===== flow/design.v =====
module fpadder (output logic [31:0] sum, output logic ready,
                input logic [31:0] a, input logic clock, nreset);
    logic [31:0] m,n;       
    logic [1:0] exp;
	logic sign; 
    logic adding, stopOp, infNum, abSum, notNum, bigNum;    
	logic [7:0] exp_m, exp_n;        						  
	logic [22:0] manti_m, manti_n;						 
	logic [23:0] manti_m2, manti_n2, manti_m1, manti_n1;	 
	logic sign_m, sign_n;		 
    assign sign_m = m[31];
    assign sign_n = n[31];
    assign exp_m = {m[30:23]};
    assign exp_n = {n[30:23]};
    assign manti_m = {m[22:0]};
    assign manti_n = {n[22:0]};
	assign manti_m2 = {1'b1, manti_m};
	assign manti_n2 = {1'b1, manti_n};
	always_comb 
      begin
        notNum = (exp_m == 255 & manti_m != 0) || (exp_n == 255 & manti_n != 0);  
		bigNum = (exp_m == 255 & manti_m == 0) || (exp_n == 255 & manti_n == 0);
      end 
    always_comb 
      begin
        exp = (exp_m > exp_n)? 2'b10 : (exp_m < exp_n)? 2'b01 : 2'b00;
        sign = (sign_m == sign_n)? '1 : '0;
      end
    always_comb
      begin
          if (exp == 2'b10) begin
            manti_n1 = manti_n2 >> (exp_m - exp_n);       
			manti_m1 = manti_m2;  
			end
          else if (exp == 2'b01) begin
            manti_m1 = manti_m2 >> (exp_n - exp_m);
			manti_n1 = manti_n2;	
			end
          else begin
			manti_m1 = manti_m2; 
			manti_n1 = manti_n2;	
			end
      end                                                
    logic [24:0] manti_m3, manti_n3, sum_manti;
    logic [7:0]  sum_exp;
    logic sum_sign;
    assign manti_m3 = {1'b0, manti_m1[23:0]};
    assign manti_n3 = {1'b0, manti_n1[23:0]};
    always_ff @(posedge clock, negedge nreset)      
      if(!nreset) begin
      	sum_manti <= 0;
        sum_exp <= 0; 
        sum_sign <= 0; end
      else if (adding == '1) begin	 
        if (sign == '1) begin               
        sum_manti <= (manti_n3 + manti_m3);    
		sum_exp <= (exp ==  2'b10)? exp_m : exp_n;
        sum_sign <= sign_m; end
        else if (sign == '0 & exp == 2'b10) begin
      	sum_manti <= manti_m3 - manti_n3;
		sum_exp <= exp_m; 
        sum_sign <= sign_m; end
        else if (sign == '0 & exp == 2'b01) begin
      	sum_manti <= manti_n3 - manti_m3;
      	sum_exp <= exp_n; 
        sum_sign <= sign_n; end
        else if (sign == '0 & exp == 2'b00) begin
       	sum_manti <= (manti_m3 > manti_n3)? (manti_m3 - manti_n3) : (manti_m3 < manti_n3)? (manti_n3 - manti_m3) : 25'h1000000;
      	sum_exp <= (manti_m3 > manti_n3)? exp_m : (manti_m3 < manti_n3)? exp_n : 8'h0; 
        sum_sign <= (manti_m3 > manti_n3)? sign_m : (manti_m3 < manti_n3)? sign_n : '0; end 	end
	  else if (stopOp == 1) begin
		sum_manti[24:23] <= 2'b01;
		sum_manti[22:0] <= 23'h7fffff;
      	sum_exp <= 8'hff; 
        sum_sign <= '0; end
	  else if (infNum == 1) begin
		if (sign == 1) begin			 
			sum_manti[24:23] <= 2'b01;
			sum_manti[22:0] <= 0;
			sum_exp <= 8'hff; 
			sum_sign <= sign_m; end	
		else begin						 
			sum_manti[24:23] <= 2'b01;
			sum_manti[22:0] <= 0;
			sum_exp <= (exp == 2'b0) ? 8'h0 : 8'hff; 
			sum_sign <= (exp == 2'b10)? sign_m : (exp == 2'b01)? sign_n : 1'b0; end	end				
      always_ff @(posedge clock, negedge nreset)
		if(!nreset)
			sum <= 0;
		else if(abSum == 1) begin
        if (sum_manti[24] == 1)	begin 
			if (sum_exp == 254)						 
				sum <= {sum_sign, 8'hff, 23'b0};      
			else if (sum_exp == 0 & sum_manti[22:0] == 0)
				sum <= 0;
			else 
				sum <= {sum_sign, sum_exp + 8'b1, sum_manti[23:1]}; end			
        else begin
			if (sum_manti[23] == 1)
			sum <= {sum_sign, sum_exp, sum_manti[22:0]};  
			else if (sum_manti[22] == 1)
			sum <= {sum_sign, (sum_exp - 8'h1), sum_manti[21:0], 1'b0}; 
			else if (sum_manti[21] == 1)
			sum <= {sum_sign, (sum_exp - 8'h2), sum_manti[20:0], 2'b0};
			else if (sum_manti[20] == 1)
			sum <= {sum_sign, (sum_exp - 8'h3), sum_manti[19:0], 3'b0};
			else if (sum_manti[19] == 1)
			sum <= {sum_sign, (sum_exp - 8'h4), sum_manti[18:0], 4'b0};
			else if (sum_manti[18] == 1)
			sum <= {sum_sign, (sum_exp - 8'h5), sum_manti[17:0], 5'b0}; 
			else if (sum_manti[17] == 1)
			sum <= {sum_sign, (sum_exp - 8'h6), sum_manti[16:0], 6'b0};
			else if (sum_manti[16] == 1)
			sum <= {sum_sign, (sum_exp - 8'h7), sum_manti[15:0], 7'b0};
			else if (sum_manti[15] == 1)
			sum <= {sum_sign, (sum_exp - 8'h8), sum_manti[14:0], 8'b0};
			else if (sum_manti[14] == 1)
			sum <= {sum_sign, (sum_exp - 8'h9), sum_manti[13:0], 9'b0}; 
			else if (sum_manti[13] == 1)
			sum <= {sum_sign, (sum_exp - 8'ha), sum_manti[12:0], 10'b0};
			else if (sum_manti[12] == 1)
			sum <= {sum_sign, (sum_exp - 8'hb), sum_manti[11:0], 11'b0};
			else if (sum_manti[11] == 1)
			sum <= {sum_sign, (sum_exp - 8'hc), sum_manti[10:0], 12'b0};
			else if (sum_manti[10] == 1)
			sum <= {sum_sign, (sum_exp - 8'hd), sum_manti[9:0], 13'b0}; 
			else if (sum_manti[9] == 1)
			sum <= {sum_sign, (sum_exp - 8'he), sum_manti[8:0], 14'b0};
			else if (sum_manti[8] == 1)
			sum <= {sum_sign, (sum_exp - 8'hf), sum_manti[7:0], 15'b0};
			else if (sum_manti[7] == 1)
			sum <= {sum_sign, (sum_exp - 8'h10), sum_manti[6:0], 16'b0};
			else if (sum_manti[6] == 1)
			sum <= {sum_sign, (sum_exp - 8'h11), sum_manti[5:0], 17'b0};
			else if (sum_manti[5] == 1)
			sum <= {sum_sign, (sum_exp - 8'h12), sum_manti[4:0], 18'b0};
			else if (sum_manti[4] == 1)
			sum <= {sum_sign, (sum_exp - 8'h13), sum_manti[3:0], 19'b0};
			else if (sum_manti[3] == 1)
			sum <= {sum_sign, (sum_exp - 8'h14), sum_manti[2:0], 20'b0}; 
			else if (sum_manti[2] == 1)
			sum <= {sum_sign, (sum_exp - 8'h15), sum_manti[1:0], 21'b0};
			else if (sum_manti[1] == 1)
			sum <= {sum_sign, (sum_exp - 8'h16), sum_manti[0], 22'b0};
			else if (sum_manti[0] == 1)
			sum <= {sum_sign, (sum_exp - 8'h17), 23'b0};
			end
			end
	enum {start, loadN1, loadN2, pred, asblSum, stop} state;
    always_ff @(posedge clock, negedge nreset)
    	if(!nreset)begin
    		state <= start;
			m <= 0;
			n <= 0;
			ready <= 0;
			infNum <= 0;
			stopOp <= 0;
			adding <= 0;
			abSum <= 0;  end
    	else begin
			ready <= 0;
			infNum <= 0;
			stopOp <= 0;
			adding <= 0;
			abSum <= 0;
			case(state)
				start:begin
					state <= loadN1; end
				loadN1:begin
					n <= a;
					state <= loadN2; end
				loadN2:begin
					m <= a;
					state <= pred; end
				pred: begin
					state <= asblSum;
					if (!notNum & bigNum)
						infNum <= 1;
					else if (notNum)
						stopOp <= 1;
					else
						adding <= 1; end
				asblSum:begin
					state <= stop;
					abSum <= 1; end
				stop:begin
					ready <= 1;
					state <= start; end				
            endcase
			end		
endmodule

===== flow/run.sh =====
#!/bin/bash
# the make line also repeats each setting of config.mk as NAME=value (left out here)
make -C /OpenROAD-flow-scripts/flow DESIGN_CONFIG=/design/flow/config.mk WORK_HOME=/design/flow/orfs CLKGATE_MAP_FILE= finish

===== flow/config.mk =====
export PLATFORM = sky130hd
export DESIGN_NAME = fpadder
export DESIGN_NICKNAME = fpadder
export VERILOG_FILES = /design/flow/design.v
export SDC_FILE = /design/flow/constraint.sdc
export NUM_CORES = 4
export LEC_CHECK = 0
export ABC_AREA = 1
export CAP_MARGIN = 20
export CORE_MARGIN = 7
export CORE_UTILIZATION = 49
export CTS_CLUSTER_DIAMETER = 385
export CTS_CLUSTER_SIZE = 98
export PLACE_DENSITY = 0.5
export SETUP_SLACK_MARGIN = 3.34
export SLEW_MARGIN = 20
export TNS_END_PERCENT = 20

===== flow/constraint.sdc =====
create_clock -name core_clock -period 20.0 [get_ports {clock}]
set_input_delay 4.0000 -clock core_clock [delete_from_list [all_inputs] [get_ports {clock}]]
set_output_delay 4.0000 -clock core_clock [all_outputs]
set_load 0.01 [all_outputs]

==> impl_metrics.toml, run 1 <==
# implementation run metrics
[status]
status = "no timing/DRC/antenna violations"

[detailed_routing]
drtPass1Iterations = 10
vias_per_cell = 6.46
drc = 0
antenna_cells = 0
routed_wirelength_um = 75200
drt_iter0_drc = 2813
vias = 20400
routedWlPerCell_um = 23.8
drtAntennaViolNets = 0

[worst_setup_path]
path_class = "flip-flop to flip-flop"
rr_startpoint = "m[28]$_DFFE_PN0P_"
r2r_slack_ns = 10.73
cp_top_family = "AND-OR/OR-AND gates"
cp.depth = 37
critPathMaxFanout = 87
slowest_stage = "clkinv_1"
cp-startpoint = "m[28]$_DFFE_PN0P_"
cp-start-kind = "flip-flop"
worstSetupEndpoint = "sum_manti[13]$_DFFE_PN0P_"
max_stage_delay_ns = 0.85
path_buffers = 5
crit_arrival_ns = 9.62
r2r-end = "sum_manti[13]$_DFFE_PN0P_"
endpoint_kind = "flip-flop"
required_ns = 20.35
rr_worst_depth = 37

[timing]
period_used_pct = 46.3
fin_ws_ns = 10.73
rsz0062_at_grt = "no"
fin_setup_tns_ns = 0
slew_headroom_pct = 27.9
finalHoldViolCount = 0
setup_viol = 0
worst_slew_pin_slew_ns = 1.07
finClkSkew_ns = 0.0153
drv_slew = 0
finalCriticalPeriod_ns = 9.27
fmaxAchievable_mhz = 108

[run]
drv_cap = 0
warnings = 98

[synthesis]
aoi_share_pct = 31.1
top_logic_kind = "AND-OR/OR-AND gates"
mux_area_share_pct = 1.20
async_reset_ff_share_pct = 100
yosysSeqAreaShare_pct = 20.3
synth-edff-count = 0
synth_top_area_share_pct = 20.1
synthFlopType = "dfrtp_1"
synthTopCellsByCount = "nand2_1, o21ai_0, inv_1"
yosys.area.top_type = "dfrtp_1"
fp_nets = 2897
ys_types = 62
synth_area_um2 = 17300
ys_sh_simple_pct = 23.4
area_leaders = "dfrtp_1, nand2_1, o21ai_0, ha_1, a21oi_1"
avgSynthCellArea_um2 = 6.28
ys_area_um2 = 17300
synth_cells = 2751
xor_area_share_pct = 4.04
ys_cells = 2751
adder_share_pct = 8.33
ys.flops = 140
yosysWarnings = 1
top_cell = "nand2_1"

[cts]
postCtsSetupBuffers = 0
numCtsBuffers = 17
cts_hold_buf = 0
cts_num_sinks = 140
cts_resized = 0
cts_buffer_depth = 2
htree_levels = 4
path_clk_slew_ns = 0.07
clock_latency_ns = 0.45
clock-root-buffer = "clkbuf_16"
cts_tree = "built"

[pwr]
p_total_uw = 620
p_seq_share_pct = 45.6
power_combinational_uw = 13.7
internal_power_uw = 467
leakage_nw = 8.81
largestPowerGroup = "clock"
seq-power_uw = 283
switchingPower_uw = 154
p_clk_uw = 323
power_density_nw_per_um2 = 33.3
clockPowerShare_pct = 52.1
combPwrFrac_pct = 2.2
swShare_pct = 24.8
ir_drop_mv = 0.0617

[global_routing]
grt_overflow = 0
grt_pass1_wl_um = 115000
antenna_found_initial = 1
track_usage_pct = 35.6
first_global_vias = 19400
grt_start_max_net_pins = 88

[floorplanning]
core_area_um2 = 34600
fp-utilization_pct = 49.9
dieWidth_um = 202
row_count = 68
ioPinCount = 67
die_h_um = 202
die-area_um2 = 40700

[placement]
io_buffers = 66
dp.cells = 3129
dp_worst_setup_slack_ns = 10.95
dp_hpwl_um = 55100
routabilityCongestion = 1.08

[final_layout]
fillers = 3521
fin_util_pct = 53.8
fin_nets = 2839
final_cells = 3161
syn_to_final_growth_pct = 7.92

[hold_path]
worstHoldEndpoint = "state[4]$_DFF_PN0_"
min_from = "state[1]$_DFF_PN0_"
hold_path_depth = 0
hold_path_class = "flip-flop to flip-flop"
[stage by stage]
step | hold WS [ns] | area, um^2
3_3_place_gp | 0.333 | 18100
5_1_grt | 0.371 | 18600
3_5_place_dp | 0.346 | 18100
4_1_cts | 0.356 | 18600
6_report | 0.357 | 18600
2_1_floorplan | 0.331 | 17300
[per-layer routing]
metal | part of all wire [%] | GRT usage, % | vias to the layer above
li1 | - | - | 9250
met2 | 44 | 56.4 | 1372
met5 | 0.045 | 0 | -
met4 | 7.5 | 22.0 | 2
met3 | 9.8 | 6.64 | 386
met1 | 39 | 44.4 | 9404
[final cells by class]
class / instances / area, um^2 / share of cell area, %
Tap cell: 455 / 569 / 3.05
Sequential cell: 140 / 3510 / 18.8
Clock inverter: 13 / 130 / 0.698
Multi-Input combinational cell: 2092 / 11800 / 63.1
Timing Repair Buffer: 105 / 955 / 5.12
Clock buffer: 19 / 443 / 2.38
Inverter: 337 / 1270 / 6.80
==> inputs of run 2 (changes only) <==
Settings changed: CAP_MARGIN 20 to 35, CELL_PAD_IN_SITES_DETAIL_PLACEMENT from default to 2, CELL_PAD_IN_SITES_GLOBAL_PLACEMENT from default to 0, CORE_MARGIN 7 to 2, CORE_UTILIZATION 49 to 28, CTS_CLUSTER_DIAMETER 385 to 249, CTS_CLUSTER_SIZE 98 to 82, GPL_ROUTABILITY_DRIVEN from default to 0, MIN_ROUTING_LAYER from default to met1, PLACE_DENSITY 0.5 to 0.87, SETUP_SLACK_MARGIN 3.34 to default, TNS_END_PERCENT 20 to 30.
Clock period 20.0 ns to 7.3 ns, I/O delays scaled along.
==> run 2 against run 1 <==
- the flow now stops in 5_1_grt
- synthesized cell count unchanged
- die size up 56%
- synthesized area unchanged
==> impl_metrics.toml, run 2 <==
# flow metrics
[status]
status = "stopped before the end"
stop_stage = "5_1_grt"
first-error = "[ERROR GRT-0116] Global routing finished with congestion. Check the congestion regions in the DRC Viewer."

[cts]
cts_num_sinks = 140
numCtsBuffers = 17
htree_levels = 4
cts_hold_buf = 0
clock-root-buffer = "clkbuf_16"
cts_buffer_depth = 2

[synthesis]
synthTopCellsByCount = "nand2_1, o21ai_0, inv_1"
synthFlopType = "dfrtp_1"
yosys.area.top_type = "dfrtp_1"
ys_cells = 2751
synth_top_area_share_pct = 20.1
async_reset_ff_share_pct = 100
synth-edff-count = 0
synth_cells = 2751
top_logic_kind = "AND-OR/OR-AND gates"
top_cell = "nand2_1"
synth_area_um2 = 17300
yosysWarnings = 1
adder_share_pct = 8.33
ys_types = 62
xor_area_share_pct = 4.04
ys_area_um2 = 17300
avgSynthCellArea_um2 = 6.28
area_leaders = "dfrtp_1, nand2_1, o21ai_0, ha_1, a21oi_1"
mux_area_share_pct = 1.20
yosysSeqAreaShare_pct = 20.3
ys.flops = 140
ys_sh_simple_pct = 23.4
fp_nets = 2897
aoi_share_pct = 31.1

[floorplanning]
core_area_um2 = 61400
ioPinCount = 67
die_h_um = 252
fp-utilization_pct = 28.1
die-area_um2 = 63700
dieWidth_um = 252
row_count = 91

[placement]
dp_hpwl_um = 100000
io_buffers = 66
dp_worst_setup_slack_ns = -2.66

[global_routing]
grt_overflow = 34
track_usage_pct = 62.8
-- run 2: metrics by stage --
step	cells	instance area [um^2]	hold WS (ns)	util, %
global placement	3462	18500	0.331	30.1
CTS	3523	20000	0.392	32.6
floorplan	2751	17300	0.331	-
detailed placement	3466	18500	0.384	30.2
-- run 2: layer usage --
metal	GRT overflow	GRT usage, %
met1	1	60.3
met4	13	61.7
met2	19	75.4
met3	1	55.2
met5	0	32.4
-- run 2: timing repair --
action | 4_1_cts
setup endpoints to repair | 33
setup buffers | 25
gates resized | 223
pin swaps | 30
==> inputs of run 3 (changes only) <==
Settings changed: ABC_AREA 1 to default, CAP_MARGIN 35 to 25, CELL_PAD_IN_SITES_DETAIL_PLACEMENT 2 to default, CELL_PAD_IN_SITES_GLOBAL_PLACEMENT 0 to default, CORE_UTILIZATION 28 to 24, CTS_CLUSTER_DIAMETER 249 to 227, CTS_CLUSTER_SIZE 82 to 89, GPL_ROUTABILITY_DRIVEN 0 to default, MIN_ROUTING_LAYER met1 to default, PLACE_DENSITY 0.87 to default, TNS_END_PERCENT 30 to default.
Clock period 7.3 ns to 8.83 ns, I/O delays scaled along.
==> run 3 against run 2 <==
- the run now finishes clean
- die size increased by 19%
- synthesized cell count decreased by 15%
- synthesized area increased by 1.9%
==> impl_metrics.toml, run 3 <==
# implementation run metrics
[worst_setup_path]
worstSetupEndpoint = "sum_manti[24]$_DFFE_PN0P_"
rr_startpoint = "m[28]$_DFFE_PN0P_"
slowest_stage = "o32ai_1"
cp-start-kind = "flip-flop"
crit_arrival_ns = 8.05
r2r-end = "sum_manti[24]$_DFFE_PN0P_"
critPathMaxFanout = 26
cp-startpoint = "m[28]$_DFFE_PN0P_"
cp_common_cell = "inv_1"
required_ns = 9.18
cp_top_family = "AND-OR/OR-AND gates"
cp.depth = 27
max_stage_delay_ns = 0.81
endpoint_kind = "flip-flop"
r2r_slack_ns = 1.13
rr_worst_depth = 27
path_class = "flip-flop to flip-flop"
path_buffers = 4

[pwr]
p_clk_uw = 828
switchingPower_uw = 361
p_total_mw = 1.50
combPwrFrac_pct = 2.0
p_seq_share_pct = 42.8
power_combinational_uw = 29.8
power_density_nw_per_um2 = 75.7
largestPowerGroup = "clock"
ir_drop_mv = 0.100
clockPowerShare_pct = 55.2
swShare_pct = 24.1
seq-power_uw = 641
leakage_nw = 8.38
internal_power_mw = 1.14

[synthesis]
ys_area_um2 = 17600
yosysSeqAreaShare_pct = 19.9
ys.flops = 140
synth_area_um2 = 17600
ys_cells = 2351
ys_types = 84
adder_share_pct = 8.17
mux_area_share_pct = 10.8
synth-edff-count = 0
synthFlopType = "dfrtp_1"
yosysWarnings = 1
fp_nets = 2497
area_leaders = "dfrtp_1, ha_1, a21oi_1, nand2_1, o21ai_0"
top_logic_kind = "AND-OR/OR-AND gates"
top_cell = "nand2_1"
synthTopCellsByCount = "nand2_1, a21oi_1, nor2_1"
ys_sh_simple_pct = 16.8
yosys.area.top_type = "dfrtp_1"
avgSynthCellArea_um2 = 7.49
synth_cells = 2351
synth_top_area_share_pct = 19.8
async_reset_ff_share_pct = 100
xor_area_share_pct = 3.23
aoi_share_pct = 34.0

[timing]
drv_slew = 0
finClkSkew_ns = 0.0193
fin_setup_tns_ns = 0
rsz0062_at_grt = "no"
slew_headroom_pct = 29.5
fmaxAchievable_mhz = 130
setup_viol = 0
finalHoldViolCount = 0
finalCriticalPeriod_ns = 7.70
fin_ws_ns = 1.13
worst_slew_pin_slew_ns = 1.06
period_used_pct = 87.2

[detailed_routing]
routed_wirelength_um = 68300
drtAntennaViolNets = 0
drt_iter0_drc = 2606
drc = 0
vias_per_cell = 5.78
vias = 18800
routedWlPerCell_um = 20.9
antenna_cells = 0
drtPass1Iterations = 7

[hold_path]
hold_path_class = "flip-flop to flip-flop"
hold_path_depth = 0
worstHoldEndpoint = "state[4]$_DFF_PN0_"
min_from = "state[1]$_DFF_PN0_"

[cts]
htree_levels = 4
cts_hold_buf = 0
path_clk_slew_ns = 0.06
clock-root-buffer = "clkbuf_16"
cts_buffer_depth = 2
clock_latency_ns = 0.48
numCtsBuffers = 17
cts_tree = "built"
cts_resized = 0
postCtsSetupBuffers = 0
cts_num_sinks = 140

[floorplanning]
core_area_um2 = 72800
die-area_um2 = 75500
ioPinCount = 67
die_h_um = 275
row_count = 99
dieWidth_um = 275
fp-utilization_pct = 24.2

[global_routing]
antenna_found_initial = 1
track_usage_pct = 17.7
grt_start_max_net_pins = 75
grt_overflow = 0
first_global_vias = 17200
grt_pass1_wl_um = 106000

[placement]
routabilityCongestion = 0.993
io_buffers = 66
dp_worst_setup_slack_ns = 1.28
dp_hpwl_um = 50000
dp.cells = 3228

[run]
drv_cap = 0
warnings = 96

[final_layout]
syn_to_final_growth_pct = 12.4
fin_nets = 2434
final_cells = 3260

[status]
status = "no timing/DRC/antenna violations"
==> run 3: per-stage QoR <==
stage,instance area [um^2],hold WS [ns],util [%]
after floorplan,17600,0.331,-
after global placement,19100,0.335,26.3
after detailed placement,19100,0.335,26.3
after CTS,19800,0.349,27.2
after global routing,19800,0.369,27.2
final,19800,0.348,27.2
==> run 3: layer usage <==
metal	wire length, um	GRT usage (%)	vias up	part of all wire [%]
met5	0	0	-	0
met4	2070	5.87	0	3.0
met3	6780	3.41	166	9.9
met2	28400	25.8	1113	42
met1	31000	25.8	8943	45
li1	-	-	8617	-
==> run 3: final cells by class <==
type / count / area, um^2
Clock buffer: 17 / 425
Clock inverter: 15 / 224
Fill cell: 8047 / 53000
Inverter: 115 / 434
Multi-Input combinational cell: 1888 / 12900
Sequential cell: 140 / 3500
Tap cell: 959 / 1200
Timing Repair Buffer: 126 / 1110
==> inputs of run 4 (changes only) <==
Settings changed: ABC_AREA from default to 1, CAP_MARGIN 25 to 20, CELL_PAD_IN_SITES_GLOBAL_PLACEMENT from default to 3, CORE_MARGIN 2 to 7, CORE_UTILIZATION 24 to 39, CTS_CLUSTER_DIAMETER 227 to 385, CTS_CLUSTER_SIZE 89 to 62, PLACE_DENSITY from default to 0.5, SETUP_SLACK_MARGIN from default to -1.57, TNS_END_PERCENT from default to 20.
Clock period 8.83 ns to 20.0 ns, I/O delays scaled along.
==> run 4 against run 3 <==
- sequential share of layout area increased by 0.88 points
- still clean
- highest routed layer unchanged
- die size is 33% lower
- worst hold slack improved by 0.013 ns
==> impl_metrics.toml, run 4 <==
# implementation run metrics
[synthesis]
yosys.area.top_type = "dfrtp_1"
ys_area_um2 = 17300
top_logic_kind = "AND-OR/OR-AND gates"
synth-edff-count = 0
yosysSeqAreaShare_pct = 20.3
avgSynthCellArea_um2 = 6.28
fp_nets = 2897
synth_cells = 2751
synth_top_area_share_pct = 20.1
yosysWarnings = 1
ys_sh_simple_pct = 23.4
xor_area_share_pct = 4.04
ys_types = 62
mux_area_share_pct = 1.20
synthTopCellsByCount = "nand2_1, o21ai_0, inv_1"
synth_area_um2 = 17300
adder_share_pct = 8.33
async_reset_ff_share_pct = 100
area_leaders = "dfrtp_1, nand2_1, o21ai_0, ha_1, a21oi_1"
ys_cells = 2751
top_cell = "nand2_1"
ys.flops = 140
aoi_share_pct = 31.1
synthFlopType = "dfrtp_1"

[global_routing]
grt_pass1_wl_um = 120000
first_global_vias = 19300
track_usage_pct = 30.8
grt_overflow = 0
antenna_found_initial = 0
grt_start_max_net_pins = 88

[pwr]
power_combinational_uw = 13.6
swShare_pct = 22.9
internal_power_uw = 488
p_seq_share_pct = 44.8
largestPowerGroup = "clock"
seq-power_uw = 283
clockPowerShare_pct = 53.1
ir_drop_mv = 0.0532
power_density_nw_per_um2 = 33.5
switchingPower_uw = 145
combPwrFrac_pct = 2.1
p_clk_uw = 336
leakage_nw = 8.84

[cts]
clock-root-buffer = "clkbuf_16"
path_clk_slew_ns = 0.06
htree_levels = 4
postCtsSetupBuffers = 0
cts_hold_buf = 0
cts_buffer_depth = 2
cts_num_sinks = 140
cts_resized = 0
cts_tree = "built"
clock_latency_ns = 0.48
numCtsBuffers = 17

[floorplanning]
die_h_um = 224
die-area_um2 = 50400
dieWidth_um = 224
row_count = 76
ioPinCount = 67
core_area_um2 = 43400
fp-utilization_pct = 39.8

[detailed_routing]
antenna_cells = 0
vias_per_cell = 6.05
met3WireLength_um = 5340
drtAntennaViolNets = 0
top_layer = "met4"
drtPass1Iterations = 5
vias = 19900
drc = 0
routed_wirelength_um = 79100
drt_iter0_drc = 2159
routedWlPerCell_um = 24.0
wl_met2_um = 35900
route.layer.met1.wl_um = 31400

[final_layout]
fillers = 4809
syn_to_final_growth_pct = 9.23
fin_nets = 2844
fin_util_pct = 43.5

[timing]
period_used_pct = 46.5
finalCriticalPeriod_ns = 9.30
drv_slew = 0
rsz0062_at_grt = "no"
worst_slew_pin_slew_ns = 1.08
setup_viol = 0
fmaxAchievable_mhz = 108
slew_headroom_pct = 27.8
finClkSkew_ns = 0.0224
fin_setup_tns_ns = 0
finalHoldViolCount = 0

[worst_setup_path]
rr_worst_depth = 37
cp_top_family = "AND-OR/OR-AND gates"
required_ns = 20.38
cp-start-kind = "flip-flop"
slowest_stage = "clkinv_1"
critPathMaxFanout = 87
r2r_slack_ns = 10.70
cp-startpoint = "m[23]$_DFFE_PN0P_"
max_stage_delay_ns = 0.86
cp.depth = 37
rr_startpoint = "m[23]$_DFFE_PN0P_"
r2r-end = "sum_manti[13]$_DFFE_PN0P_"
crit_arrival_ns = 9.67
cp_common_cell = "nand2_1"
endpoint_kind = "flip-flop"
path_class = "flip-flop to flip-flop"
worstSetupEndpoint = "sum_manti[13]$_DFFE_PN0P_"
path_buffers = 5

[run]
warnings = 100
drv_cap = 0

[placement]
routabilityCongestion = 1.00
dp_hpwl_um = 58600
io_buffers = 66

[hold_path]
worstHoldEndpoint = "state[4]$_DFF_PN0_"
min_from = "state[1]$_DFF_PN0_"
hold_path_depth = 0
hold_path_class = "flip-flop to flip-flop"

[status]
status = "no timing/DRC/antenna violations"
run 4: final cells by class:
class                   instances  area [um^2]  share of cell area, %
inverters                     337         1270                   6.72
clock inverters                13          165                  0.875
clock buffers                  18          439                   2.33
repair buffers                110          992                   5.26
well taps                     585          732                   3.88
flip-flops and latches        140         3510                   18.6
multi-input cells            2092        11800                   62.4
run 4: through the flow:
step,total power [mW],setup slack (ns),instance area [um^2],hold slack (ns),cells
after CTS,0.640,10.78,18900,0.363,3295
final,0.633,10.70,18900,0.362,3295
after detailed placement,0.302,10.80,18300,0.350,3264
after global placement,0.302,11.25,18300,0.336,3264
after global routing,0.650,9.62,18900,0.362,3295
after floorplan,0.289,14.01,17300,0.331,2751
run 4: metal layers:
layer	track usage, %	vias to the layer above
met5	0	-
met4	21.3	0
met3	4.42	295
met2	50.5	971
met1	37.1	9409
li1	-	9246
==> inputs of run 5 (changes only) <==
Settings changed: CAP_MARGIN 20 to 25, CELL_PAD_IN_SITES_GLOBAL_PLACEMENT 3 to default, CORE_ASPECT_RATIO from default to 0.74, CORE_MARGIN 7 to 2, CORE_UTILIZATION 39 to 16, CTS_CLUSTER_DIAMETER 385 to 229, CTS_CLUSTER_SIZE 62 to 94, GPL_ROUTABILITY_DRIVEN from default to 0, MIN_ROUTING_LAYER from default to met1, PLACE_DENSITY 0.5 to default, PLACE_DENSITY_LB_ADDON from default to 0.09, SETUP_SLACK_MARGIN -1.57 to -0.22, SLEW_MARGIN 20 to 25, TNS_END_PERCENT 20 to 45.
Clock period 20.0 ns to 6.47 ns, I/O delays scaled along.
==> run 5 against run 4 <==
- via count rose by 6.9%
- cell area increased by 24%
- synthesized cell count did not move
- critical path depth rose by 7
- clock power increased to 3.3 times the previous value
- critical endpoint is now sum_manti[20]$_DFFE_PN0P_
==> impl_metrics.toml, run 5 <==
# implementation run metrics
[synthesis]
synthTopCellsByCount = "nand2_1, o21ai_0, inv_1"
yosysSeqAreaShare_pct = 20.3
ys.flops = 140
synth_cells = 2751
synth-edff-count = 0
synthFlopType = "dfrtp_1"
yosys.area.top_type = "dfrtp_1"
synth_area_um2 = 17300
top_cell = "nand2_1"
mux_area_share_pct = 1.20
yosysWarnings = 1
xor_area_share_pct = 4.04
fp_nets = 2897
async_reset_ff_share_pct = 100
aoi_share_pct = 31.1
top_logic_kind = "AND-OR/OR-AND gates"
ys_area_um2 = 17300
ys_sh_simple_pct = 23.4
adder_share_pct = 8.33
synth_top_area_share_pct = 20.1
area_leaders = "dfrtp_1, nand2_1, o21ai_0, ha_1, a21oi_1"
ys_cells = 2751
ys_types = 62
avgSynthCellArea_um2 = 6.28

[timing]
finalCriticalPeriod_ns = 6.33
fin_ws_ns = 0.140
rsz0062_at_grt = "yes"
setup_viol = 0
period_used_pct = 97.8
drv_slew = 0
finalHoldViolCount = 0
worst_slew_pin_slew_ns = 1.02
slew_headroom_pct = 31.9
finClkSkew_ns = 0.0198
fmaxAchievable_mhz = 158

[detailed_routing]
vias = 21300
wl_met2_um = 38300
top_layer = "met4"
vias_per_cell = 4.74
routedWlPerCell_um = 21.9
drt_iter0_drc = 2322
drc = 0
met3WireLength_um = 7750
route.layer.met1.wl_um = 50700
drtPass1Iterations = 6
routed_wirelength_um = 98400
drtAntennaViolNets = 0
antenna_cells = 0

[worst_setup_path]
rr_worst_depth = 44
max_stage_delay_ns = 0.36
r2r-end = "sum_manti[20]$_DFFE_PN0P_"
rr_startpoint = "m[23]$_DFFE_PN0P_"
cp.depth = 44
path_buffers = 12
worstSetupEndpoint = "sum_manti[20]$_DFFE_PN0P_"
slowest_stage = "fa_2"
cp-startpoint = "m[23]$_DFFE_PN0P_"
cp-start-kind = "flip-flop"
crit_arrival_ns = 6.70
path_class = "flip-flop to flip-flop"
critPathMaxFanout = 10
required_ns = 6.84
r2r_slack_ns = 0.14
endpoint_kind = "flip-flop"
cp_top_family = "AND-OR/OR-AND gates"

[global_routing]
grt_start_max_net_pins = 65
grt_pass1_wl_um = 144000
track_usage_pct = 17.5
first_global_vias = 20500
grt_overflow = 0
antenna_found_initial = 0

[placement]
io_buffers = 66
dp_hpwl_um = 75500
place_area_um2 = 22100
dp_worst_setup_slack_ns = -0.557
dp.cells = 4452

[final_layout]
fin_nets = 3211
final_cell_area_um2 = 23400
final_cells = 4495
syn_to_final_growth_pct = 35.4

[pwr]
power_density_nw_per_um2 = 86.6
power_combinational_uw = 45.5
p_seq_share_pct = 43.2
combPwrFrac_pct = 2.2
p_clk_mw = 1.11
p_total_mw = 2.03
ir_drop_mv = 0.121
switchingPower_uw = 507
largestPowerGroup = "clock"
clockPowerShare_pct = 54.6
internal_power_mw = 1.52
leakage_nw = 10.8
swShare_pct = 25.0
seq-power_uw = 875

[run]
warnings = 97
drv_cap = 0

[floorplanning]
fp-utilization_pct = 16.2
ioPinCount = 67
core_area_um2 = 107000
die_h_um = 287
die-area_um2 = 111000
row_count = 103
dieWidth_um = 386

[cts]
numCtsBuffers = 17
cts_hold_buf = 0
cts_num_sinks = 140
clock_latency_ns = 0.51
path_clk_slew_ns = 0.07
clock-root-buffer = "clkbuf_16"
cts_tree = "built"
htree_levels = 4
cts_buffer_depth = 2

[hold_path]
hold_path_class = "flip-flop to flip-flop"
min_from = "state[1]$_DFF_PN0_"
worstHoldEndpoint = "state[4]$_DFF_PN0_"
hold_path_depth = 0

[status]
status = "no timing/DRC/antenna violations"
## run 5: area by class of cell
| cell class | count | area (um^2) |
|---|---|---|
| multi-input combinational | 2092 | 12300 |
| clock inverter | 13 | 164 |
| tap | 1417 | 1770 |
| clock buffer | 19 | 453 |
| timing repair buffer | 477 | 3920 |
| inverter | 337 | 1270 |
| fill | 12100 | 83400 |
| sequential | 140 | 3510 |
## run 5: repair_timing
action	CTS	global route
pin swaps	0	36
buffers inserted	0	13
setup endpoints to repair	33	33
resized	23	161
cloned	0	2
## run 5: metal layers
metal | vias up | GRT usage [%]
li1 | 9981 | -
met4 | 0 | 3.74
met1 | 10400 | 27.0
met3 | 106 | 4.27
met2 | 838 | 23.9
met5 | - | 0
## run 5: metrics by stage
stage / hold slack, ns / util (%) / setup TNS [ns]
final: 0.350 / 21.9 / 0
after global routing: 0.374 / 21.9 / -5.22
after CTS: 0.352 / 21.3 / -3.16
after detailed placement: 0.335 / 20.7 / -11.97
after global placement: 0.334 / 20.7 / -11.16
after floorplan: 0.331 / - / 0
==> inputs of run 6 (changes only) <==
Settings changed: ABC_AREA 1 to default, CAP_MARGIN 25 to 40, CELL_PAD_IN_SITES_GLOBAL_PLACEMENT from default to 0, CORE_ASPECT_RATIO 0.74 to default, CORE_UTILIZATION 16 to 61, CTS_CLUSTER_DIAMETER 229 to default, CTS_CLUSTER_SIZE 94 to default, GPL_ROUTABILITY_DRIVEN 0 to 1, PLACE_DENSITY_LB_ADDON 0.09 to default, SETUP_SLACK_MARGIN -0.22 to 0.17, SLEW_MARGIN 25 to 20, TNS_END_PERCENT 45 to 40.
Clock period 6.47 ns to 7.11 ns, I/O delays scaled along.
==> run 6 against run 5 <==
- still clean
- clock skew down 0.0041 ns
- total power down 17%
- register-to-register slack gained 0.14 ns
- first-iteration DRC count grew 52%
- final cell count decreased by 39%
- sequential cell count did not move
- critical endpoint is now sum_manti[22]$_DFFE_PN0P_
- highest routed layer unchanged
==> impl_metrics.toml, run 6 <==
# implementation run metrics
[status]
status = "no timing/DRC/antenna violations"

[run]
drv_cap = 0
warnings = 99

[timing]
rsz0062_at_grt = "yes"
slew_headroom_pct = 41.4
drv_slew = 0
finalHoldViolCount = 0
finClkSkew_ns = 0.0157
worst_slew_pin_slew_ns = 0.877
finalCriticalPeriod_ns = 6.83
period_used_pct = 96.0
setup_viol = 0
fmaxAchievable_mhz = 146

[hold_path]
hold_path_class = "flip-flop to flip-flop"
worstHoldEndpoint = "state[4]$_DFF_PN0_"
hold_path_depth = 0
min_from = "state[1]$_DFF_PN0_"

[floorplanning]
core_area_um2 = 28500
die-area_um2 = 30200
ioPinCount = 67
row_count = 62
fp-utilization_pct = 61.7
die_h_um = 174
dieWidth_um = 174

[pwr]
p_clk_uw = 855
clockPowerShare_pct = 50.6
swShare_pct = 25.0
p_total_mw = 1.69
internal_power_mw = 1.27
power_combinational_uw = 39.8
switchingPower_uw = 423
leakage_nw = 8.70
ir_drop_mv = 0.294
seq-power_uw = 796
power_density_nw_per_um2 = 85.1
combPwrFrac_pct = 2.4
largestPowerGroup = "clock"
p_seq_share_pct = 47.1

[detailed_routing]
drtAntennaViolNets = 0
drtPass1Iterations = 14
drc = 0
drt_iter0_drc = 3532
vias_per_cell = 7.41
routed_wirelength_um = 72000
vias = 20400
routedWlPerCell_um = 26.1

[synthesis]
ys_area_um2 = 17600
fp_nets = 2497
synthFlopType = "dfrtp_1"
ys_sh_simple_pct = 16.8
ys.flops = 140
adder_share_pct = 8.17
top_cell = "nand2_1"
synth-edff-count = 0
avgSynthCellArea_um2 = 7.49
area_leaders = "dfrtp_1, ha_1, a21oi_1, nand2_1, o21ai_0"
aoi_share_pct = 34.0
synth_area_um2 = 17600
yosysWarnings = 1
yosys.area.top_type = "dfrtp_1"
synthTopCellsByCount = "nand2_1, a21oi_1, nor2_1"
ys_types = 84
mux_area_share_pct = 10.8
ys_cells = 2351
yosysSeqAreaShare_pct = 19.9
top_logic_kind = "AND-OR/OR-AND gates"
synth_cells = 2351
synth_top_area_share_pct = 19.8
async_reset_ff_share_pct = 100
xor_area_share_pct = 3.23

[global_routing]
antenna_found_initial = 1
track_usage_pct = 46.5
grt_overflow = 0
grt_pass1_wl_um = 111000
first_global_vias = 19500
grt_start_max_net_pins = 88

[worst_setup_path]
path_buffers = 4
endpoint_kind = "flip-flop"
rr_startpoint = "m[23]$_DFFE_PN0P_"
worstSetupEndpoint = "sum_manti[22]$_DFFE_PN0P_"
critPathMaxFanout = 10
cp-start-kind = "flip-flop"
cp_top_family = "AND-OR/OR-AND gates"
r2r_slack_ns = 0.28
cp_common_cell = "buf_4"
max_stage_delay_ns = 0.44
crit_arrival_ns = 7.21
path_class = "flip-flop to flip-flop"
r2r-end = "sum_manti[22]$_DFFE_PN0P_"
required_ns = 7.49
cp-startpoint = "m[23]$_DFFE_PN0P_"
slowest_stage = "or4_4"
cp.depth = 30
rr_worst_depth = 30

[cts]
clock_latency_ns = 0.47
clock-root-buffer = "clkbuf_16"
htree_levels = 4
path_clk_slew_ns = 0.07
numCtsBuffers = 17
cts_tree = "built"
cts_num_sinks = 140
cts_buffer_depth = 2
cts_hold_buf = 0

[final_layout]
fin_nets = 2500
syn_to_final_growth_pct = 12.8
final_cells = 2754

[placement]
io_buffers = 66
routabilityCongestion = 1.06
dp.cells = 2703
dp_hpwl_um = 51000
[run 6: area by class of cell]
class                   count  area [um^2]
multi-input cells        1889        13200
fillers                  2430         8680
flip-flops and latches    140         3510
repair buffers            191         1680
well taps                 384          480
clock buffers              19          443
inverters                 115          434
clock inverters            13         93.8
diodes                      3         7.51
[run 6: stage by stage]
stage / worst slack (ns) / utilization, % / hold WS, ns / instance area [um^2] / TNS (ns)
6_report: 0.283 / 69.6 / 0.354 / 19900 / 0
3_5_place_dp: -0.0123 / 65.9 / 0.335 / 18800 / -0.0124
4_1_cts: 0.190 / 68.0 / 0.352 / 19400 / 0
3_3_place_gp: 0.149 / 65.8 / 0.334 / 18800 / 0
5_1_grt: 0.0235 / 69.6 / 0.374 / 19900 / 0
2_1_floorplan: 0.483 / - / 0.331 / 17600 / 0
[run 6: repair_timing]
action / CTS / global route
cloned: 0 / 2
pin swaps: 1 / 14
resized: 5 / 66
setup endpoints to repair: 6 / 33
setup buffers: 1 / 8
[run 6: routing by layer]
layer,vias up,wire length [um],GRT usage (%)
li1,8732,-,-
met1,9394,25400,54.5
met2,1734,31800,72.6
met3,536,8700,13.8
met4,0,6110,33.9
met5,-,0,0
==> inputs of run 7 (changes only) <==
Settings changed: CAP_MARGIN 40 to 20, CELL_PAD_IN_SITES_GLOBAL_PLACEMENT 0 to default, CORE_UTILIZATION 61 to 58, GPL_ROUTABILITY_DRIVEN 1 to default, MIN_ROUTING_LAYER met1 to default, SETUP_SLACK_MARGIN 0.17 to default, TNS_END_PERCENT 40 to default.
Clock period 7.11 ns to 8.74 ns, I/O delays scaled along.
==> run 7 against run 6 <==
- critical path type unchanged
- synthesized cell count unchanged
- total power down 14%
- still clean
- sequential power is 19% lower
- critical endpoint is now sum_manti[12]$_DFFE_PN0P_
- via count down 1.4%
==> impl_metrics.toml, run 7 <==
# implementation run metrics
[synthesis]
top_logic_kind = "AND-OR/OR-AND gates"
ys.flops = 140
area_leaders = "dfrtp_1, ha_1, a21oi_1, nand2_1, o21ai_0"
avgSynthCellArea_um2 = 7.49
xor_area_share_pct = 3.23
yosysWarnings = 1
synth_top_area_share_pct = 19.8
top_cell = "nand2_1"
mux_area_share_pct = 10.8
adder_share_pct = 8.17
async_reset_ff_share_pct = 100
synth_area_um2 = 17600
synthTopCellsByCount = "nand2_1, a21oi_1, nor2_1"
ys_sh_simple_pct = 16.8
ys_types = 84
synth-edff-count = 0
yosys.area.top_type = "dfrtp_1"
aoi_share_pct = 34.0
synthFlopType = "dfrtp_1"
ys_area_um2 = 17600
ys_cells = 2351
fp_nets = 2497
yosysSeqAreaShare_pct = 19.9
synth_cells = 2351

[floorplanning]
core_area_um2 = 29800
die-area_um2 = 31800
die_h_um = 178
row_count = 63
dieWidth_um = 178
fp-utilization_pct = 59.1
ioPinCount = 67

[pwr]
combPwrFrac_pct = 2.1
internal_power_mw = 1.12
swShare_pct = 23.3
power_density_nw_per_um2 = 76.3
clockPowerShare_pct = 53.6
largestPowerGroup = "clock"
ir_drop_mv = 0.123
p_clk_uw = 783
seq-power_uw = 648
switchingPower_uw = 340
power_combinational_uw = 30.2
leakage_nw = 8.39
p_seq_share_pct = 44.3

[cts]
cts_tree = "built"
htree_levels = 4
clock-root-buffer = "clkbuf_16"
path_clk_slew_ns = 0.07
cts_buffer_depth = 2
clock_latency_ns = 0.46
cts_resized = 0
cts_num_sinks = 140
cts_hold_buf = 0
postCtsSetupBuffers = 0
numCtsBuffers = 17

[detailed_routing]
vias_per_cell = 7.42
drtPass1Iterations = 9
routedWlPerCell_um = 26.6
drc = 0
drt_iter0_drc = 3358
vias = 20100
routed_wirelength_um = 72000
drtAntennaViolNets = 0

[placement]
io_buffers = 66
routabilityCongestion = 1.07
dp_hpwl_um = 51000
dp.cells = 2671
place_area_um2 = 18500

[worst_setup_path]
cp-start-kind = "flip-flop"
required_ns = 9.05
rr_startpoint = "m[23]$_DFFE_PN0P_"
worstSetupEndpoint = "sum_manti[12]$_DFFE_PN0P_"
path_buffers = 6
crit_arrival_ns = 8.50
endpoint_kind = "flip-flop"
cp-startpoint = "m[23]$_DFFE_PN0P_"
max_stage_delay_ns = 0.61
slowest_stage = "o31ai_1"
path_class = "flip-flop to flip-flop"
cp_top_family = "AND-OR/OR-AND gates"
critPathMaxFanout = 22
r2r_slack_ns = 0.54
cp.depth = 30
rr_worst_depth = 30
r2r-end = "sum_manti[12]$_DFFE_PN0P_"

[timing]
drv_slew = 0
worst_slew_pin_slew_ns = 1.19
finalHoldViolCount = 0
rsz0062_at_grt = "no"
slew_headroom_pct = 18.4
fin_setup_tns_ns = 0
finalCriticalPeriod_ns = 8.20
period_used_pct = 93.8
fmaxAchievable_mhz = 122
setup_viol = 0
finClkSkew_ns = 0.0150

[run]
warnings = 98
drv_cap = 0

[global_routing]
grt_overflow = 0
grt_start_max_net_pins = 78
first_global_vias = 18800
antenna_found_initial = 7
grt_pass1_wl_um = 110000
track_usage_pct = 45.5

[status]
status = "no timing/DRC/antenna violations"

[hold_path]
min_from = "state[1]$_DFF_PN0_"
hold_path_class = "flip-flop to flip-flop"
worstHoldEndpoint = "state[4]$_DFF_PN0_"
hold_path_depth = 0

[final_layout]
final_cells = 2708
final_cell_area_um2 = 19100
fin_nets = 2447
syn_to_final_growth_pct = 8.73
-- run 7: layer usage --
layer / global-route usage (%) / wire (um)
met5: 1.28 / 110
met4: 32.1 / 6120
met3: 15.4 / 8820
met2: 70.2 / 31500
met1: 52.9 / 25500
-- run 7: per-stage QoR --
stage	hold slack (ns)	setup slack [ns]	utilization, %	total power, mW
2_1_floorplan	0.331	2.11	-	0.660
6_report	0.356	0.543	64.2	1.46
3_5_place_dp	0.341	0.911	62.1	0.691
3_3_place_gp	0.333	1.09	62.1	0.690
5_1_grt	0.369	0.211	64.2	1.50
4_1_cts	0.356	0.867	64.2	1.46
-- run 7: cell type report --
type                       count  area, um^2
multi-input combinational   1888       12900
fill                        2677       10700
antenna                        4        10.0
clock inverter                12         164
sequential                   140        3500
timing repair buffer         139        1210
clock buffer                  20         447
inverter                     115         434
tap                          390         488
==> inputs of run 8 (changes only) <==
Settings changed: CAP_MARGIN 20 to 40, CELL_PAD_IN_SITES_GLOBAL_PLACEMENT from default to 0, GPL_ROUTABILITY_DRIVEN from default to 1, HOLD_SLACK_MARGIN from default to 0.28, MIN_ROUTING_LAYER from default to met1, TNS_END_PERCENT from default to 40.
Clock period 8.74 ns to 10.5 ns, I/O delays scaled along.
==> run 8 against run 7 <==
- critical path depth fell by 3
- largest cell class unchanged
- first-iteration DRC count barely moved
- final cell count shrank 0.55%
- synthesized cell count unchanged
- still clean on timing, DRC and antenna
==> impl_metrics.toml, run 8 <==
# implementation run metrics
[pwr]
power_combinational_uw = 26.9
swShare_pct = 23.3
power_density_nw_per_um2 = 65.5
clockPowerShare_pct = 54.7
ir_drop_mv = 0.118
largestPowerGroup = "clock"
p_seq_share_pct = 43.1
p_total_mw = 1.25
p_clk_uw = 684
leakage_nw = 8.38
switchingPower_uw = 291
internal_power_uw = 959
seq-power_uw = 539
combPwrFrac_pct = 2.2

[cts]
htree_levels = 4
clock-root-buffer = "clkbuf_16"
cts_hold_buf = 0
path_clk_slew_ns = 0.07
numCtsBuffers = 17
clock_latency_ns = 0.46
cts_tree = "built"
cts_buffer_depth = 2
cts_num_sinks = 140
postCtsSetupBuffers = 0
cts_resized = 0

[placement]
dp_hpwl_um = 50500
io_buffers = 66
routabilityCongestion = 1.06
place_area_um2 = 18400

[timing]
worst_slew_pin_slew_ns = 0.909
finalCriticalPeriod_ns = 8.90
finalHoldViolCount = 0
fin_setup_tns_ns = 0
finClkSkew_ns = 0.0177
fmaxAchievable_mhz = 112
rsz0062_at_grt = "no"
slew_headroom_pct = 39.0
drv_slew = 0
setup_viol = 0
period_used_pct = 84.7

[final_layout]
fillers = 2696
layout.area.seq_um2 = 3500
final_cell_area_um2 = 19100
combGateArea_um2 = 12900
syn_to_final_growth_pct = 8.45
fin_nets = 2435
fin_util_pct = 64.1

[synthesis]
ys_sh_simple_pct = 16.8
ys_cells = 2351
top_logic_kind = "AND-OR/OR-AND gates"
top_cell = "nand2_1"
synth_top_area_share_pct = 19.8
async_reset_ff_share_pct = 100
ys_types = 84
yosys.area.top_type = "dfrtp_1"
area_leaders = "dfrtp_1, ha_1, a21oi_1, nand2_1, o21ai_0"
xor_area_share_pct = 3.23
fp_nets = 2497
synth_cells = 2351
synthTopCellsByCount = "nand2_1, a21oi_1, nor2_1"
avgSynthCellArea_um2 = 7.49
mux_area_share_pct = 10.8
yosysWarnings = 1
aoi_share_pct = 34.0
synth_area_um2 = 17600
ys.flops = 140
synthFlopType = "dfrtp_1"
ys_area_um2 = 17600
yosysSeqAreaShare_pct = 19.9
synth-edff-count = 0
adder_share_pct = 8.17

[detailed_routing]
routedWlPerCell_um = 26.8
drtAntennaViolNets = 0
drt_iter0_drc = 3361
routed_wirelength_um = 72300
vias_per_cell = 7.35
vias = 19800
drc = 0
drtPass1Iterations = 9

[worst_setup_path]
cp_common_cell = "a21oi_1"
cp_top_family = "AND-OR/OR-AND gates"
max_stage_delay_ns = 0.76
cp-start-kind = "flip-flop"
critPathMaxFanout = 28
endpoint_kind = "flip-flop"
r2r_slack_ns = 1.60
cp.depth = 27
worstSetupEndpoint = "sum_manti[22]$_DFFE_PN0P_"
slowest_stage = "a211oi_1"
required_ns = 10.88
cp-startpoint = "m[23]$_DFFE_PN0P_"
rr_startpoint = "m[23]$_DFFE_PN0P_"
path_class = "flip-flop to flip-flop"
rr_worst_depth = 27
path_buffers = 2
crit_arrival_ns = 9.27
r2r-end = "sum_manti[22]$_DFFE_PN0P_"

[floorplanning]
fp-utilization_pct = 59.1
die_h_um = 178
core_area_um2 = 29800
row_count = 63
dieWidth_um = 178
ioPinCount = 67
die-area_um2 = 31800

[hold_path]
worstHoldEndpoint = "state[4]$_DFF_PN0_"
hold_path_depth = 0
hold_path_class = "flip-flop to flip-flop"
min_from = "state[1]$_DFF_PN0_"

[global_routing]
grt_overflow = 0
track_usage_pct = 45.3
grt_pass1_wl_um = 110000
first_global_vias = 18400
grt_start_max_net_pins = 81
antenna_found_initial = 3

[run]
drv_cap = 0
warnings = 98

[status]
status = "no timing/DRC/antenna violations"
[run 8: routing by layer]
layer  wire (um)  global-route usage (%)  up-vias  part of all wire (%)
li1            -                       -     8616                     -
met3        8400                    13.2      441                    12
met1       26000                    53.4     9190                    36
met2       31900                    71.0     1549                    44
met5          14                       0        -                 0.019
met4        5980                    31.5        2                   8.3
[run 8: per-stage QoR]
step,instances,hold WS [ns],worst slack (ns)
floorplan,2351,0.331,3.87
global placement,2652,0.337,2.04
detailed placement,2656,0.342,1.92
CTS,2688,0.357,1.86
global route,2692,0.360,1.25
finish,2693,0.358,1.60
[run 8: cell type report]
class / instances / share of cell area [%]
Antenna cell: 1 / 0.0131
Clock buffer: 20 / 2.34
Clock inverter: 12 / 0.970
Inverter: 115 / 2.27
Multi-Input combinational cell: 1888 / 67.5
Sequential cell: 140 / 18.4
Tap cell: 390 / 2.56
Timing Repair Buffer: 127 / 5.97
==> inputs of run 9 (changes only) <==
Settings changed: CORE_UTILIZATION 58 to 60, CTS_CLUSTER_DIAMETER from default to 256, HOLD_SLACK_MARGIN 0.28 to 0.29, SETUP_SLACK_MARGIN from default to -0.95, TNS_END_PERCENT 40 to 5.
Clock period 10.5 ns to 11.8 ns, I/O delays scaled along.
==> run 9 against run 8 <==
- still clean
- routed wire length decreased by 0.46%
- register-to-register slack improved by 1.1 ns
- sequential power decreased by 11%
- clock power decreased by about 20%
- global-route usage increased by 1.1 points
- clock skew decreased by 0.0039 ns
- die size decreased by 3.3%
- final cell count decreased by 0.22%
- setup slack improved by 1.1 ns
- sequential share of layout area increased by 0.059 points
- critical path depth increased by 2
- worst hold slack improved by 0.00086 ns
==> impl_metrics.toml, run 9 <==
# implementation run metrics
[status]
status = "no timing/DRC/antenna violations"

[detailed_routing]
routed_wirelength_um = 71900
drc = 0
routedWlPerCell_um = 26.8
vias_per_cell = 7.46
drtPass1Iterations = 10
vias = 20000
drt_iter0_drc = 3539
antenna_cells = 0
drtAntennaViolNets = 0

[worst_setup_path]
path_class = "flip-flop to flip-flop"
rr_worst_depth = 29
crit_arrival_ns = 9.36
cp-startpoint = "m[23]$_DFFE_PN0P_"
cp_top_family = "AND-OR/OR-AND gates"
r2r_slack_ns = 2.73
required_ns = 12.09
path_buffers = 5
cp.depth = 29
cp-start-kind = "flip-flop"
endpoint_kind = "flip-flop"
slowest_stage = "a211oi_1"
r2r-end = "sum_manti[8]$_DFFE_PN0P_"
rr_startpoint = "m[23]$_DFFE_PN0P_"
critPathMaxFanout = 28
worstSetupEndpoint = "sum_manti[8]$_DFFE_PN0P_"
max_stage_delay_ns = 0.70

[synthesis]
area_leaders = "dfrtp_1, ha_1, a21oi_1, nand2_1, o21ai_0"
avgSynthCellArea_um2 = 7.49
ys_sh_simple_pct = 16.8
top_cell = "nand2_1"
synth_cells = 2351
ys.flops = 140
top_logic_kind = "AND-OR/OR-AND gates"
yosysSeqAreaShare_pct = 19.9
synth_area_um2 = 17600
mux_area_share_pct = 10.8
ys_cells = 2351
xor_area_share_pct = 3.23
synth_top_area_share_pct = 19.8
fp_nets = 2497
synthTopCellsByCount = "nand2_1, a21oi_1, nor2_1"
yosys.area.top_type = "dfrtp_1"
ys_types = 84
adder_share_pct = 8.17
async_reset_ff_share_pct = 100
aoi_share_pct = 34.0
yosysWarnings = 1
ys_area_um2 = 17600
synth-edff-count = 0
synthFlopType = "dfrtp_1"

[floorplanning]
fp-utilization_pct = 61.2
row_count = 62
dieWidth_um = 175
ioPinCount = 67
die-area_um2 = 30700
die_h_um = 175
core_area_um2 = 28800

[placement]
dp_worst_setup_slack_ns = 3.08
dp_hpwl_um = 50600
routabilityCongestion = 1.07
place_area_um2 = 18400
io_buffers = 66
dp.cells = 2649

[hold_path]
hold_path_class = "flip-flop to flip-flop"
min_from = "state[1]$_DFF_PN0_"
worstHoldEndpoint = "state[4]$_DFF_PN0_"
hold_path_depth = 0

[cts]
clock_latency_ns = 0.45
path_clk_slew_ns = 0.07
cts_tree = "built"
cts_buffer_depth = 2
cts_resized = 0
numCtsBuffers = 17
clock-root-buffer = "clkbuf_16"
cts_hold_buf = 0
cts_num_sinks = 140
htree_levels = 4
postCtsSetupBuffers = 0

[timing]
fmaxAchievable_mhz = 110
slew_headroom_pct = 37.2
drv_slew = 0
fin_ws_ns = 2.73
setup_viol = 0
finalCriticalPeriod_ns = 9.07
worst_slew_pin_slew_ns = 0.941
period_used_pct = 76.9
rsz0062_at_grt = "no"
fin_setup_tns_ns = 0
finalHoldViolCount = 0
finClkSkew_ns = 0.0138

[pwr]
clockPowerShare_pct = 52.1
largestPowerGroup = "clock"
power_combinational_uw = 23.9
leakage_nw = 8.35
swShare_pct = 26.6
p_clk_uw = 549
ir_drop_mv = 0.0794
seq-power_uw = 480
switchingPower_uw = 280
internal_power_uw = 772
p_seq_share_pct = 45.6
power_density_nw_per_um2 = 55.3
combPwrFrac_pct = 2.3

[global_routing]
antenna_found_initial = 0
track_usage_pct = 46.4
grt_pass1_wl_um = 111000
grt_start_max_net_pins = 87
grt_overflow = 0
first_global_vias = 18900

[run]
drv_cap = 0
warnings = 98

[final_layout]
final_cells = 2687
fin_nets = 2436
fillers = 2506
syn_to_final_growth_pct = 8.10
final_cell_area_um2 = 19000
[run 9: routing by layer]
layer	share of wire, %	wire length, um	GRT usage [%]
met3	13	9230	13.1
met2	44	31500	73.0
met5	0	0	0
met1	34	24700	55.4
met4	8.9	6400	30.8
[run 9: through the flow]
stage	total power, mW	hold slack (ns)	utilization [%]
floorplan	0.489	0.331	-
global placement	0.511	0.342	63.8
detailed placement	0.512	0.345	63.9
CTS	1.05	0.361	65.9
global route	1.07	0.370	66.1
finish	1.05	0.359	66.1
[run 9: final cells by class]
cell class / count / area, um^2 / area share (%)
inverter: 115 / 434 / 2.28
tap: 384 / 480 / 2.52
clock inverter: 15 / 148 / 0.776
clock buffer: 17 / 425 / 2.24
multi-input combinational: 1888 / 12900 / 67.7
sequential: 140 / 3500 / 18.4
timing repair buffer: 128 / 1160 / 6.08
==> inputs of run 10 (changes only) <==
Settings changed: CAP_MARGIN 40 to 20, CELL_PAD_IN_SITES_GLOBAL_PLACEMENT 0 to default, CORE_MARGIN 2 to 7, CORE_UTILIZATION 60 to 40, CTS_CLUSTER_DIAMETER 256 to 385, CTS_CLUSTER_SIZE from default to 30, GPL_ROUTABILITY_DRIVEN 1 to default, HOLD_SLACK_MARGIN 0.29 to default, MIN_ROUTING_LAYER met1 to default, PLACE_DENSITY from default to 0.5, SETUP_SLACK_MARGIN -0.95 to -1.57, TNS_END_PERCENT 5 to default.
Clock period 11.8 ns to 20.0 ns, I/O delays scaled along.
==> run 10 against run 9 <==
- highest routed layer unchanged
- synthesized cell count unchanged
- routed wire length up 5.6%
- clock skew up 0.0042 ns
- final cell count up 7.6%
- first-iteration DRC count down 45%
- sequential power down 41%
- worst hold slack worse by 0.0059 ns
- clock power down 35%
==> impl_metrics.toml, run 10 <==
# implementation run metrics
[status]
status = "no timing/DRC/antenna violations"

[synthesis]
top_logic_kind = "AND-OR/OR-AND gates"
ys_area_um2 = 17600
ys_types = 84
mux_area_share_pct = 10.8
yosysWarnings = 1
synthFlopType = "dfrtp_1"
synthTopCellsByCount = "nand2_1, a21oi_1, nor2_1"
synth_cells = 2351
async_reset_ff_share_pct = 100
ys_sh_simple_pct = 16.8
top_cell = "nand2_1"
synth_area_um2 = 17600
yosys.area.top_type = "dfrtp_1"
avgSynthCellArea_um2 = 7.49
fp_nets = 2497
yosysSeqAreaShare_pct = 19.9
synth_top_area_share_pct = 19.8
area_leaders = "dfrtp_1, ha_1, a21oi_1, nand2_1, o21ai_0"
ys_cells = 2351
adder_share_pct = 8.17
aoi_share_pct = 34.0
synth-edff-count = 0
ys.flops = 140
xor_area_share_pct = 3.23

[worst_setup_path]
cp_top_family = "AND-OR/OR-AND gates"
cp-startpoint = "m[23]$_DFFE_PN0P_"
path_class = "flip-flop to flip-flop"
worstSetupEndpoint = "sum_manti[22]$_DFFE_PN0P_"
cp.depth = 28
max_stage_delay_ns = 0.83
required_ns = 20.43
rr_worst_depth = 28
cp-start-kind = "flip-flop"
crit_arrival_ns = 9.53
r2r-end = "sum_manti[22]$_DFFE_PN0P_"
path_buffers = 3
rr_startpoint = "m[23]$_DFFE_PN0P_"
cp_common_cell = "a21oi_1"
critPathMaxFanout = 45
slowest_stage = "a21oi_1"
r2r_slack_ns = 10.90
endpoint_kind = "flip-flop"

[run]
drv_cap = 0
warnings = 96

[timing]
period_used_pct = 45.5
finalHoldViolCount = 0
fmaxAchievable_mhz = 110
setup_viol = 0
hold_slack_ns = 0.353
finalCriticalPeriod_ns = 9.10
finClkSkew_ns = 0.0180
drv_slew = 0
fin_setup_tns_ns = 0
worst_slew_pin_slew_ns = 1.08
slew_headroom_pct = 27.9
rsz0062_at_grt = "no"

[global_routing]
grt_overflow = 0
grt_start_max_net_pins = 74
track_usage_pct = 29.5
antenna_found_initial = 0
grt_pass1_wl_um = 115000
first_global_vias = 18000

[pwr]
p_clk_uw = 357
clockPowerShare_pct = 54.6
seq-power_uw = 283
ir_drop_mv = 0.0526
swShare_pct = 24.8
leakage_nw = 8.37
power_combinational_uw = 13.2
switchingPower_uw = 162
largestPowerGroup = "clock"
combPwrFrac_pct = 2.0
internal_power_uw = 491
p_total_uw = 653
p_seq_share_pct = 43.3
power_density_nw_per_um2 = 33.8

[placement]
io_buffers = 66
dp_hpwl_um = 56600
routabilityCongestion = 0.977

[cts]
clock-root-buffer = "clkbuf_16"
cts_hold_buf = 0
htree_levels = 4
cts_buffer_depth = 2
cts_tree = "built"
clock_latency_ns = 0.51
cts_num_sinks = 140
postCtsSetupBuffers = 0
path_clk_slew_ns = 0.07
numCtsBuffers = 17
cts_resized = 0

[hold_path]
worstHoldEndpoint = "state[4]$_DFF_PN0_"
hold_path_depth = 0
min_from = "state[1]$_DFF_PN0_"
hold_path_class = "flip-flop to flip-flop"

[floorplanning]
core_area_um2 = 43300
row_count = 76
dieWidth_um = 224
ioPinCount = 67
die-area_um2 = 50100
die_h_um = 224
fp-utilization_pct = 40.7

[final_layout]
fin_util_pct = 44.7
fillers = 4508
syn_to_final_growth_pct = 9.82
fin_nets = 2439
layout.area.seq_um2 = 3500
combGateArea_um2 = 12900

[detailed_routing]
drtPass1Iterations = 6
antenna_cells = 0
drc = 0
routedWlPerCell_um = 26.3
drt_iter0_drc = 1951
drtAntennaViolNets = 0
vias_per_cell = 6.52
vias = 18900
routed_wirelength_um = 75900
==> run 10: per-stage QoR <==
stage	setup slack, ns	cell area (um^2)	instances
floorplan	13.37	17600	2351
global placement	10.94	18700	2859
detailed placement	10.72	18700	2859
CTS	10.69	19300	2891
global route	10.25	19300	2891
finish	10.90	19300	2891
==> run 10: routing by layer <==
layer  wire, um  GRT usage [%]  vias to the layer above
met4       4520           16.8                        0
met3       4060           3.90                      225
met1      30500           35.4                     9162
li1           -              -                     8619
met2      36800           50.5                      845
met5          0              0                        -
==> run 10: final cells by class <==
| class | instances | area share (%) |
|---|---|---|
| multi-input cells | 1888 | 66.7 |
| well taps | 585 | 3.79 |
| clock buffers | 19 | 2.29 |
| clock inverters | 13 | 0.932 |
| flip-flops and latches | 140 | 18.1 |
| repair buffers | 131 | 5.95 |
| inverters | 115 | 2.25 |
==> inputs of run 11 (changes only) <==
Settings changed: CAP_MARGIN 20 to 15, CORE_MARGIN 7 to 2, CORE_UTILIZATION 40 to 70, CTS_CLUSTER_DIAMETER 385 to default, CTS_CLUSTER_SIZE 30 to 36, HOLD_SLACK_MARGIN from default to -0.09, PLACE_DENSITY 0.5 to default, SETUP_SLACK_MARGIN -1.57 to 3.43.
Clock period 20.0 ns to 11.8 ns, I/O delays scaled along.
==> run 11 against run 10 <==
- highest routed layer is now met5
- clock power up 57%
- synthesized area unchanged
- sequential share of layout area up 0.38 points
- clock-buffer cell count down 1
- setup slack worse by 7.3 ns
- worst hold slack better by 0.00069 ns
- clock skew down 0.0031 ns
- first-iteration DRC count up 120%
- sequential power up about 70%
- largest cell class unchanged
- via count up 9.5%
==> impl_metrics.toml, run 11 <==
# implementation run metrics
[timing]
period_used_pct = 69.1
finalHoldViolCount = 0
setup_viol = 0
finClkSkew_ns = 0.0149
fin_setup_tns_ns = 0
slew_headroom_pct = 9.08
drv_slew = 0
fmaxAchievable_mhz = 123
worst_slew_pin_slew_ns = 1.35
rsz0062_at_grt = "no"
finalCriticalPeriod_ns = 8.15

[cts]
clock-root-buffer = "clkbuf_16"
cts_buffer_depth = 2
path_clk_slew_ns = 0.07
cts_num_sinks = 140
htree_levels = 4
postCtsSetupBuffers = 0
cts_tree = "built"
numCtsBuffers = 17
clock_latency_ns = 0.44

[pwr]
p_total_mw = 1.06
p_clk_uw = 561
seq-power_uw = 480
power_combinational_uw = 22.9
ir_drop_mv = 0.0743
largestPowerGroup = "clock"
clockPowerShare_pct = 52.7
swShare_pct = 24.6
combPwrFrac_pct = 2.1
leakage_nw = 8.27
internal_power_uw = 801
power_density_nw_per_um2 = 56.2
switchingPower_uw = 262
p_seq_share_pct = 45.1

[synthesis]
synth-edff-count = 0
top_logic_kind = "AND-OR/OR-AND gates"
synthTopCellsByCount = "nand2_1, a21oi_1, nor2_1"
adder_share_pct = 8.17
mux_area_share_pct = 10.8
ys_sh_simple_pct = 16.8
aoi_share_pct = 34.0
async_reset_ff_share_pct = 100
synth_area_um2 = 17600
yosys.area.top_type = "dfrtp_1"
synth_cells = 2351
area_leaders = "dfrtp_1, ha_1, a21oi_1, nand2_1, o21ai_0"
ys_types = 84
fp_nets = 2497
top_cell = "nand2_1"
synth_top_area_share_pct = 19.8
yosysSeqAreaShare_pct = 19.9
ys_cells = 2351
yosysWarnings = 1
ys_area_um2 = 17600
synthFlopType = "dfrtp_1"
xor_area_share_pct = 3.23
ys.flops = 140
avgSynthCellArea_um2 = 7.49

[final_layout]
fin_util_pct = 75.9
final_cells = 2625
syn_to_final_growth_pct = 7.57
fin_nets = 2423
fillers = 1935

[global_routing]
track_usage_pct = 54.8
grt_overflow = 0
grt_start_max_net_pins = 88
first_global_vias = 19400
antenna_found_initial = 10
grt_pass1_wl_um = 112000

[floorplanning]
ioPinCount = 67
die_h_um = 163
fp-utilization_pct = 70.5
row_count = 58
core_area_um2 = 25000
dieWidth_um = 163
die-area_um2 = 26400

[detailed_routing]
vias = 20600
routedWlPerCell_um = 27.6
drc = 0
drtPass1Iterations = 17
routed_wirelength_um = 72400
vias_per_cell = 7.86
drt_iter0_drc = 4335
drtAntennaViolNets = 0

[worst_setup_path]
max_stage_delay_ns = 0.54
endpoint_kind = "flip-flop"
cp-startpoint = "m[25]$_DFFE_PN0P_"
slowest_stage = "nor2_4"
required_ns = 12.16
rr_worst_depth = 27
cp_top_family = "simple AND/OR/NAND/NOR gates"
crit_arrival_ns = 8.51
r2r_slack_ns = 3.65
path_buffers = 2
rr_startpoint = "m[25]$_DFFE_PN0P_"
critPathMaxFanout = 14
worstSetupEndpoint = "sum_manti[1]$_DFFE_PN0P_"
r2r-end = "sum_manti[1]$_DFFE_PN0P_"
cp.depth = 27
cp-start-kind = "flip-flop"
path_class = "flip-flop to flip-flop"

[placement]
dp.cells = 2587
io_buffers = 66
routabilityCongestion = 1.11
dp_hpwl_um = 48500

[run]
drv_cap = 0
warnings = 98

[hold_path]
hold_path_depth = 0
min_from = "state[1]$_DFF_PN0_"
worstHoldEndpoint = "state[4]$_DFF_PN0_"
hold_path_class = "flip-flop to flip-flop"

[status]
status = "no timing/DRC/antenna violations"
-- run 11: routing by layer --
| metal | routed length, um | up-vias | track usage (%) |
|---|---|---|---|
| li1 | - | 8583 | - |
| met1 | 23900 | 9338 | 62.2 |
| met2 | 29900 | 1991 | 80.2 |
| met3 | 11000 | 717 | 25.1 |
| met4 | 7540 | 8 | 40.9 |
| met5 | 137 | - | 6.82 |
-- run 11: final cells by class --
cell class                      instances  area [um^2]  share of cell area, %
Clock buffer                           18          429                   2.27
Sequential cell                       140         3500                   18.5
Inverter                              115          434                   2.29
Multi-Input combinational cell       1889        13000                   68.5
Tap cell                              330          413                   2.18
Clock inverter                         13          146                  0.773
Antenna cell                            6         15.0                 0.0793
Timing Repair Buffer                  114         1030                   5.42
-- run 11: through the flow --
stage | hold WS (ns) | cell area (um^2) | worst slack, ns
floorplan | 0.331 | 17600 | 5.17
finish | 0.354 | 18900 | 3.65
detailed placement | 0.339 | 18300 | 2.79
global route | 0.357 | 18900 | 3.43
CTS | 0.355 | 18800 | 3.53
global placement | 0.334 | 18300 | 3.05
-- run 11: repair_timing --
| action | 4_1_cts | 5_1_grt |
|---|---|---|
| gates cloned | 0 | 1 |
| pin swaps | 0 | 1 |
| resized | 4 | 12 |
| endpoints found under the setup margin | 33 | 33 |
| hold buffers | 0 | 0 |
Power figures rest on the tool's default switching activity, not on a simulated workload.
